==> run B: inputs <==
// Viterbi
module Viterbi(Dx, Rx, oen, rxrdy, clock, seqrdy,reset
    );
output Dx;
output oen;
output rxrdy;
input [1:0] Rx;
input seqrdy;
input reset;
input clock;
wire[3:0] A0_out;
wire[3:0] A1_out;
wire[3:0] A2_out;
wire[3:0] A3_out;
wire[3:0] A4_out;
wire[3:0] A5_out;
wire[3:0] A6_out;
wire[3:0] A7_out;
 wire [3:0] acs0_pm_out;
 wire [3:0] acs1_pm_out;
 wire [3:0] acs2_pm_out;
 wire [3:0] acs3_pm_out;
 wire [3:0] acs4_pm_out;
 wire [3:0] acs5_pm_out;   
 wire [3:0] acs6_pm_out;   
 wire [3:0] acs7_pm_out;
wire acs0_label;
wire acs1_label;
wire acs2_label;
wire acs3_label;
wire acs4_label;
wire acs5_label;
wire acs6_label;
wire acs7_label;
wire len;
wire aen;
wire [3:0] min_metric;
assign rxrdy = len;
wire [1:0] HD1;	wire [1:0] HD9;
wire [1:0] HD2;	wire [1:0] HD10;
wire [1:0] HD3;   wire [1:0] HD11;
wire [1:0] HD4;	wire [1:0] HD12;
wire [1:0] HD5;	wire [1:0] HD13;
wire [1:0] HD6;	wire [1:0] HD14;
wire [1:0] HD7;	wire [1:0] HD15;
wire [1:0] HD8;	wire [1:0] HD16;
BMU U1(.HD1(HD1), .HD2(HD2), .HD3(HD3), .HD4(HD4), .HD5(HD5), .HD6(HD6), .HD7(HD7), .HD8(HD8), .HD9(HD9), .HD10(HD10), .HD11(HD11), .HD12(HD12), .HD13(HD13), .HD14(HD14), .HD15(HD15), .HD16(HD16), .Rx(Rx), .len(len & seqrdy), .clock(clock), .reset(reset)
);
ACSU U2(.acs0_pm_out(acs0_pm_out), .acs1_pm_out(acs1_pm_out), 
              .acs2_pm_out(acs2_pm_out), .acs3_pm_out(acs3_pm_out), 
              .acs4_pm_out(acs4_pm_out), .acs5_pm_out(acs5_pm_out), 
              .acs6_pm_out(acs6_pm_out), .acs7_pm_out(acs7_pm_out),
              .acs0_label(acs0_label),   .acs1_label(acs1_label), 
              .acs2_label(acs2_label),   .acs3_label(acs3_label), 
              .acs4_label(acs4_label),   .acs5_label(acs5_label), 
              .acs6_label(acs6_label),   .acs7_label(acs7_label),
              .acs0_pm_ina(A0_out),  .acs0_pm_inb(A4_out), .HD0_ina(HD1), .HD0_inb(HD9),
              .acs1_pm_ina(A0_out),  .acs1_pm_inb(A4_out), .HD1_ina(HD2), .HD1_inb(HD10),
  ...
==> flow/config.mk <==
export PLATFORM = sky130hd
export DESIGN_NAME = Viterbi
export DESIGN_NICKNAME = Viterbi
export VERILOG_FILES = /design/flow/design.v
export SDC_FILE = /design/flow/constraint.sdc
export NUM_CORES = 4
export LEC_CHECK = 0
export ABC_AREA = 1
export CAP_MARGIN = 20
export CORE_ASPECT_RATIO = 0.99
export CORE_MARGIN = 3
export CORE_UTILIZATION = 72
export CTS_CLUSTER_DIAMETER = 72
export CTS_CLUSTER_SIZE = 15
export MAX_ROUTING_LAYER = met4
export PLACE_DENSITY_LB_ADDON = 0.2
export SLEW_MARGIN = 10
==> flow/constraint.sdc <==
create_clock -name core_clock -period 7.8 [get_ports {clock}]
set_input_delay 1.5600 -clock core_clock [delete_from_list [all_inputs] [get_ports {clock}]]
set_output_delay 1.5600 -clock core_clock [all_outputs]
set_load 0.01 [all_outputs]
run.sh (not shown) runs the stock make flow with config.mk's settings and CLKGATE_MAP_FILE=.
==> run A: changes against run B <==
==> flow/config.mk (replaced) <==
export PLATFORM = sky130hd
export DESIGN_NAME = Viterbi
export DESIGN_NICKNAME = Viterbi
export VERILOG_FILES = /design/flow/design.v
export SDC_FILE = /design/flow/constraint.sdc
export NUM_CORES = 4
export LEC_CHECK = 0
export ABC_AREA = 1
export CAP_MARGIN = 30
export CORE_MARGIN = 2
export CORE_UTILIZATION = 68
export CTS_CLUSTER_SIZE = 25
export MAX_ROUTING_LAYER = met5
export SETUP_SLACK_MARGIN = 0.21
export SLEW_MARGIN = 10
==> flow/constraint.sdc (replaced) <==
create_clock -name core_clock -period 8.85 [get_ports {clock}]
set_input_delay 1.7700 -clock core_clock [delete_from_list [all_inputs] [get_ports {clock}]]
set_output_delay 1.7700 -clock core_clock [all_outputs]
set_load 0.01 [all_outputs]
==> flow_summary.json <==
{
  "vias_per_cell": 5.931,
  "reg2reg_slack_ns": 0.50,
  "num-nonclk-buffers": 31,
  "status": "timing/DRC/antenna clean",
  "track_usage": 0.3447,
  "dieWidth_um": 155.7,
  "area_growth_pct": 6.818
}
(the above is from run B)
==> flow_summary.json <==
{
  "status": "timing/DRC/antenna clean",
  "num-nonclk-buffers": 25,
  "area_growth_pct": 8.613,
  "vias_per_cell": 5.682,
  "path_clk_slew_ns": 0.07,
  "reg2reg_slack_ns": 1.06,
  "track_usage": 0.3267
}
(the above is from run A)


==> try-delta <==
Viterbi again, from the RTL that the note above started with.
// Viterbi
module Viterbi(Dx, Rx, oen, rxrdy, clock, seqrdy,reset
    );
output Dx;
output oen;
output rxrdy;
input [1:0] Rx;
input seqrdy;
input reset;
input clock;
wire[3:0] A0_out;
wire[3:0] A1_out;
wire[3:0] A2_out;
wire[3:0] A3_out;
wire[3:0] A4_out;
wire[3:0] A5_out;
wire[3:0] A6_out;
wire[3:0] A7_out;
 wire [3:0] acs0_pm_out;
 wire [3:0] acs1_pm_out;
 wire [3:0] acs2_pm_out;
 wire [3:0] acs3_pm_out;
 wire [3:0] acs4_pm_out;
 wire [3:0] acs5_pm_out;   
 wire [3:0] acs6_pm_out;   
 wire [3:0] acs7_pm_out;
wire acs0_label;
wire acs1_label;
wire acs2_label;
wire acs3_label;
wire acs4_label;
wire acs5_label;
wire acs6_label;
wire acs7_label;
wire len;
wire aen;
wire [3:0] min_metric;
assign rxrdy = len;
wire [1:0] HD1;	wire [1:0] HD9;
wire [1:0] HD2;	wire [1:0] HD10;
wire [1:0] HD3;   wire [1:0] HD11;
wire [1:0] HD4;	wire [1:0] HD12;
wire [1:0] HD5;	wire [1:0] HD13;
wire [1:0] HD6;	wire [1:0] HD14;
wire [1:0] HD7;	wire [1:0] HD15;
wire [1:0] HD8;	wire [1:0] HD16;
BMU U1(.HD1(HD1), .HD2(HD2), .HD3(HD3), .HD4(HD4), .HD5(HD5), .HD6(HD6), .HD7(HD7), .HD8(HD8), .HD9(HD9), .HD10(HD10), .HD11(HD11), .HD12(HD12), .HD13(HD13), .HD14(HD14), .HD15(HD15), .HD16(HD16), .Rx(Rx), .len(len & seqrdy), .clock(clock), .reset(reset)
);
ACSU U2(.acs0_pm_out(acs0_pm_out), .acs1_pm_out(acs1_pm_out), 
              .acs2_pm_out(acs2_pm_out), .acs3_pm_out(acs3_pm_out), 
              .acs4_pm_out(acs4_pm_out), .acs5_pm_out(acs5_pm_out), 
              .acs6_pm_out(acs6_pm_out), .acs7_pm_out(acs7_pm_out),
              .acs0_label(acs0_label),   .acs1_label(acs1_label), 
              .acs2_label(acs2_label),   .acs3_label(acs3_label), 
              .acs4_label(acs4_label),   .acs5_label(acs5_label), 
              .acs6_label(acs6_label),   .acs7_label(acs7_label),
              .acs0_pm_ina(A0_out),  .acs0_pm_inb(A4_out), .HD0_ina(HD1), .HD0_inb(HD9),
              .acs1_pm_ina(A0_out),  .acs1_pm_inb(A4_out), .HD1_ina(HD2), .HD1_inb(HD10),
  ...
Settings: LEC_CHECK=0, ABC_AREA=1, CAP_MARGIN=5, CORE_ASPECT_RATIO=1.58, CORE_MARGIN=2, CORE_UTILIZATION=72, CTS_CLUSTER_DIAMETER=201, CTS_CLUSTER_SIZE=72, MAX_ROUTING_LAYER=met4, PLACE_DENSITY_LB_ADDON=0.24, SETUP_SLACK_MARGIN=-0.15, SLEW_MARGIN=10; clock period 4.28 ns.
==> try-juniper (differences from try-delta) <==
ABC_AREA = not set   (was 1)
CAP_MARGIN = 20   (was 5)
CORE_ASPECT_RATIO = not set   (was 1.58)
CORE_UTILIZATION = 66   (was 72)
CTS_CLUSTER_DIAMETER = not set   (was 201)
CTS_CLUSTER_SIZE = not set   (was 72)
MAX_ROUTING_LAYER = not set   (was met4)
PLACE_DENSITY_LB_ADDON = not set   (was 0.24)
SETUP_SLACK_MARGIN = not set   (was -0.15)
SLEW_MARGIN = 20   (was 10)
==> flow/constraint.sdc (replaced) <==
create_clock -name core_clock -period 9.05 [get_ports {clock}]
set_input_delay 1.8100 -clock core_clock [delete_from_list [all_inputs] [get_ports {clock}]]
set_output_delay 1.8100 -clock core_clock [all_outputs]
set_load 0.01 [all_outputs]
==> notes <==
- try-delta died in global routing. try-juniper completed without violations.
- Against try-delta, the die size of try-juniper is higher by 12%.
- Synthesized cell count: try-delta is higher than try-juniper (about 23%).
- Against try-delta, the synthesized area of try-juniper is larger by 3.5%.


==> inputs of run F <==
Viterbi again, from the RTL that the note above started with.
==> flow/config.mk <==
export PLATFORM = sky130hd
export DESIGN_NAME = Viterbi
export DESIGN_NICKNAME = Viterbi
export VERILOG_FILES = /design/flow/design.v
export SDC_FILE = /design/flow/constraint.sdc
export NUM_CORES = 4
export LEC_CHECK = 0
export ABC_AREA = 1
export CAP_MARGIN = 30
export CELL_PAD_IN_SITES_GLOBAL_PLACEMENT = 1
export CORE_MARGIN = 2
export CORE_UTILIZATION = 68
export CTS_CLUSTER_SIZE = 25
export GPL_ROUTABILITY_DRIVEN = 0
export MAX_ROUTING_LAYER = met5
export SETUP_SLACK_MARGIN = 0.21
export SLEW_MARGIN = 25
==> flow/constraint.sdc <==
create_clock -name core_clock -period 8.85 [get_ports {clock}]
set_input_delay 1.7700 -clock core_clock [delete_from_list [all_inputs] [get_ports {clock}]]
set_output_delay 1.7700 -clock core_clock [all_outputs]
set_load 0.01 [all_outputs]
==> run Y (differences from run F) <==
- ABC_AREA: 1 -> default
- CAP_MARGIN: 30 -> 20
- CELL_PAD_IN_SITES_GLOBAL_PLACEMENT: 1 -> default
- CORE_UTILIZATION: 68 -> 72
- CTS_CLUSTER_DIAMETER: default -> 382
- CTS_CLUSTER_SIZE: 25 -> 10
- GPL_ROUTABILITY_DRIVEN: 0 -> default
- MAX_ROUTING_LAYER: met5 -> default
- SETUP_SLACK_MARGIN: 0.21 -> 2.58
- SLEW_MARGIN: 25 -> 20
- TNS_END_PERCENT: default -> 5
==> flow/constraint.sdc (replaced) <==
create_clock -name core_clock -period 8.67 [get_ports {clock}]
set_input_delay 1.7340 -clock core_clock [delete_from_list [all_inputs] [get_ports {clock}]]
set_output_delay 1.7340 -clock core_clock [all_outputs]
set_load 0.01 [all_outputs]
==> run H (differences from run F) <==
- ABC_AREA: 1 -> default
- CAP_MARGIN: 30 -> 20
- CELL_PAD_IN_SITES_GLOBAL_PLACEMENT: 1 -> default
- CORE_UTILIZATION: 68 -> 52
- CTS_CLUSTER_SIZE: 25 -> default
- GPL_ROUTABILITY_DRIVEN: 0 -> default
- MAX_ROUTING_LAYER: met5 -> default
- SETUP_SLACK_MARGIN: 0.21 -> default
- SLEW_MARGIN: 25 -> 20
==> flow/constraint.sdc (replaced) <==
create_clock -name core_clock -period 3.79 [get_ports {clock}]
set_input_delay 0.7580 -clock core_clock [delete_from_list [all_inputs] [get_ports {clock}]]
set_output_delay 0.7580 -clock core_clock [all_outputs]
set_load 0.01 [all_outputs]
==> run C (differences from run F) <==
- ABC_AREA: 1 -> default
- CAP_MARGIN: 30 -> 20
- CELL_PAD_IN_SITES_GLOBAL_PLACEMENT: 1 -> default
- CORE_UTILIZATION: 68 -> 72
- CTS_CLUSTER_SIZE: 25 -> default
- GPL_ROUTABILITY_DRIVEN: 0 -> default
- MAX_ROUTING_LAYER: met5 -> default
- PLACE_DENSITY: default -> 0.4
- SETUP_SLACK_MARGIN: 0.21 -> default
- SLEW_MARGIN: 25 -> 20
==> flow/constraint.sdc (replaced) <==
create_clock -name core_clock -period 6.57 [get_ports {clock}]
set_input_delay 1.3140 -clock core_clock [delete_from_list [all_inputs] [get_ports {clock}]]
set_output_delay 1.3140 -clock core_clock [all_outputs]
set_load 0.01 [all_outputs]
==> impl_metrics.tcl <==
# flow metrics
set metrics [dict create \
    common_cells "dfrtp_1 (216), nor2_1 (175), mux2_2 (135), a21oi_1 (132), inv_1 (122)" \
    layout_setup_ws_ps -3950 \
    netlist_instances 1642 \
    placementRows 65 \
    muxShareOfSynthArea_pct 16.7 \
    syn_area_um2 16500 \
    top_area_share_pct 32.7 \
    checkFailReasons "negative setup slack" \
    synth.most_common_cell "dfrtp_1" \
    fp-utilization_pct 52.6 \
    dieArea_um2 33200 \
    yosys.area_share.simple_pct 11.3 \
    status "failed layout checks" \
    aoi_share_pct 14.2 \
    setup_viol_count_final 67 \
    core_region_area_um2 31400 \
]
-- figures above: run H

==> impl_metrics.tcl <==
# metrics dict for downstream scripts
set metrics [dict create \
    flow.stopped_at "clock tree synthesis" \
    core_region_area_um2 22600 \
    common_cells "dfrtp_1 (216), nor2_1 (175), mux2_2 (135), a21oi_1 (132), inv_1 (122)" \
    yosys_most_used_dff "dfrtp_1" \
    firstError "[ERROR DPL-0033] detailed placement checks failed during check placement." \
    top_area_share_pct 32.7 \
    status "stopped before the end" \
    syn_area_um2 16500 \
    aoi_share_pct 14.2 \
    synth.most_common_cell "dfrtp_1" \
    dpl-instance-area_um2 19700 \
    design.portCount 8 \
    netlist_instances 1642 \
    dieArea_um2 24200 \
    top_area_cell "dfrtp_1" \
]
-- figures above: run C

==> impl_metrics.tcl <==
# metrics dict for downstream scripts
set metrics [dict create \
    synth.most_common_cell "nand2_1" \
    fp-utilization_pct 68.6 \
    core_region_area_um2 23300 \
    muxShareOfSynthArea_pct 1.13 \
    flow.stopped_at "global placement without I/O" \
    status "stopped before the end" \
    dieArea_um2 24700 \
    aoi_share_pct 16.0 \
    yosys.area_share.simple_pct 21.7 \
    firstError "[ERROR GPL-0301] Utilization 103.230 % exceeds 100%." \
]
-- figures above: run F

==> impl_metrics.tcl <==
# flow metrics
set metrics [dict create \
    status "complete, no violations" \
    top_area_share_pct 32.7 \
    clockBufferCount 49 \
    yosys.area_share.simple_pct 11.3 \
    common_cells "dfrtp_1 (216), nor2_1 (175), mux2_2 (135), a21oi_1 (132), inv_1 (122)" \
    dieArea_um2 24200 \
    layout_setup_ws_ps 327 \
    syn_area_um2 16500 \
    hold_viol 0 \
    pre_cts_ws_ps 216 \
    setup_viol_count_final 0 \
    grt_use_met2_pct 65.6 \
    flop_area_um2 6170 \
    muxShareOfSynthArea_pct 16.7 \
    core_region_area_um2 22600 \
]
-- figures above: run Y



==> 03-25: inputs <==
Viterbi again, from the RTL that the note above started with.
Settings: LEC_CHECK=0, ABC_AREA=1, CAP_MARGIN=5, CORE_ASPECT_RATIO=0.99, CORE_MARGIN=2, CORE_UTILIZATION=72, CTS_CLUSTER_DIAMETER=348, CTS_CLUSTER_SIZE=57, MAX_ROUTING_LAYER=met4, PLACE_DENSITY_LB_ADDON=0.01, SETUP_SLACK_MARGIN=1.91, SLEW_MARGIN=40; clock period 7.45 ns.
==> 07-09: changes against 03-25 <==
Settings changed: ABC_AREA 1 to unset, CAP_MARGIN 5 to 20, CORE_ASPECT_RATIO 0.99 to unset, CORE_UTILIZATION 72 to 57, CTS_CLUSTER_DIAMETER 348 to unset, CTS_CLUSTER_SIZE 57 to 79, MAX_ROUTING_LAYER met4 to unset, PLACE_DENSITY_LB_ADDON 0.01 to unset, SETUP_SLACK_MARGIN 1.91 to -0.4, SLEW_MARGIN 40 to 20, TNS_END_PERCENT set to 5.
==> flow/constraint.sdc (replaced) <==
create_clock -name core_clock -period 4.42 [get_ports {clock}]
set_input_delay 0.8840 -clock core_clock [delete_from_list [all_inputs] [get_ports {clock}]]
set_output_delay 0.8840 -clock core_clock [all_outputs]
set_load 0.01 [all_outputs]
==> 07-12: changes against 03-25 <==
Settings changed: CAP_MARGIN 5 to 20, CTS_CLUSTER_DIAMETER 348 to 72, CTS_CLUSTER_SIZE 57 to 15, PLACE_DENSITY_LB_ADDON 0.01 to 0.2, SETUP_SLACK_MARGIN 1.91 to unset.
==> flow/constraint.sdc (replaced) <==
create_clock -name core_clock -period 7.09 [get_ports {clock}]
set_input_delay 1.4180 -clock core_clock [delete_from_list [all_inputs] [get_ports {clock}]]
set_output_delay 1.4180 -clock core_clock [all_outputs]
set_load 0.01 [all_outputs]
==> impl_metrics.env <==
# physical design summary
export IMPL_postSynthCellCount=2022
export IMPL_synthesis_nets=2169
export IMPL_synthTopCellsByArea="dfrtp_1 (34%), nand2_1 (12%), ha_1 (9.2%), inv_1 (7.0%), o21ai_0 (7.0%)"
export IMPL_design_core_area_mm2=0.0219
export IMPL_yosysCellCount=2022
export IMPL_postCtsSetupBuffers=133
export IMPL_place_inst=2266
export IMPL_yosys_cell_count_top_type="nand2_1"
export IMPL_status="aborted with a tool error"
export IMPL_stop_stage="global routing (5_1_grt)"
export IMPL_fp_util=0.729
export IMPL_dieArea_mm2=0.0234
export IMPL_numCtsBuffers=8
export IMPL_postSynthSeqShare=0.386
The numbers above come from 03-25.

==> impl_metrics.env <==
# source this file to load flow results
export IMPL_place_inst=2279
export IMPL_numCtsBuffers=20
export IMPL_so_violations="setup timing"
export IMPL_postCtsSetupBuffers=3
export IMPL_postSynthSeqShare=0.386
export IMPL_synthTopCellsByArea="dfrtp_1 (34%), nand2_1 (12%), ha_1 (9.2%), inv_1 (7.0%), o21ai_0 (7.0%)"
export IMPL_status="failed layout checks"
export IMPL_setup_viol=18
export IMPL_yosys_cell_count_top_type="nand2_1"
export IMPL_postSynthCellCount=2022
export IMPL_setup_ws_ns=-0.0842
export IMPL_fp_util=0.729
export IMPL_dieArea_mm2=0.0234
The numbers above come from 07-12.

==> impl_metrics.env <==
# source this file to load flow results
export IMPL_so_violations="setup timing"
export IMPL_numCtsBuffers=28
export IMPL_synthesis_nets=1789
export IMPL_postSynthSeqShare=0.373
export IMPL_dieArea_mm2=0.0304
export IMPL_status="failed layout checks"
export IMPL_setup_ws_ns=-3.38
export IMPL_yosysCellCount=1642
export IMPL_setup_viol=67
The numbers above come from 07-09.

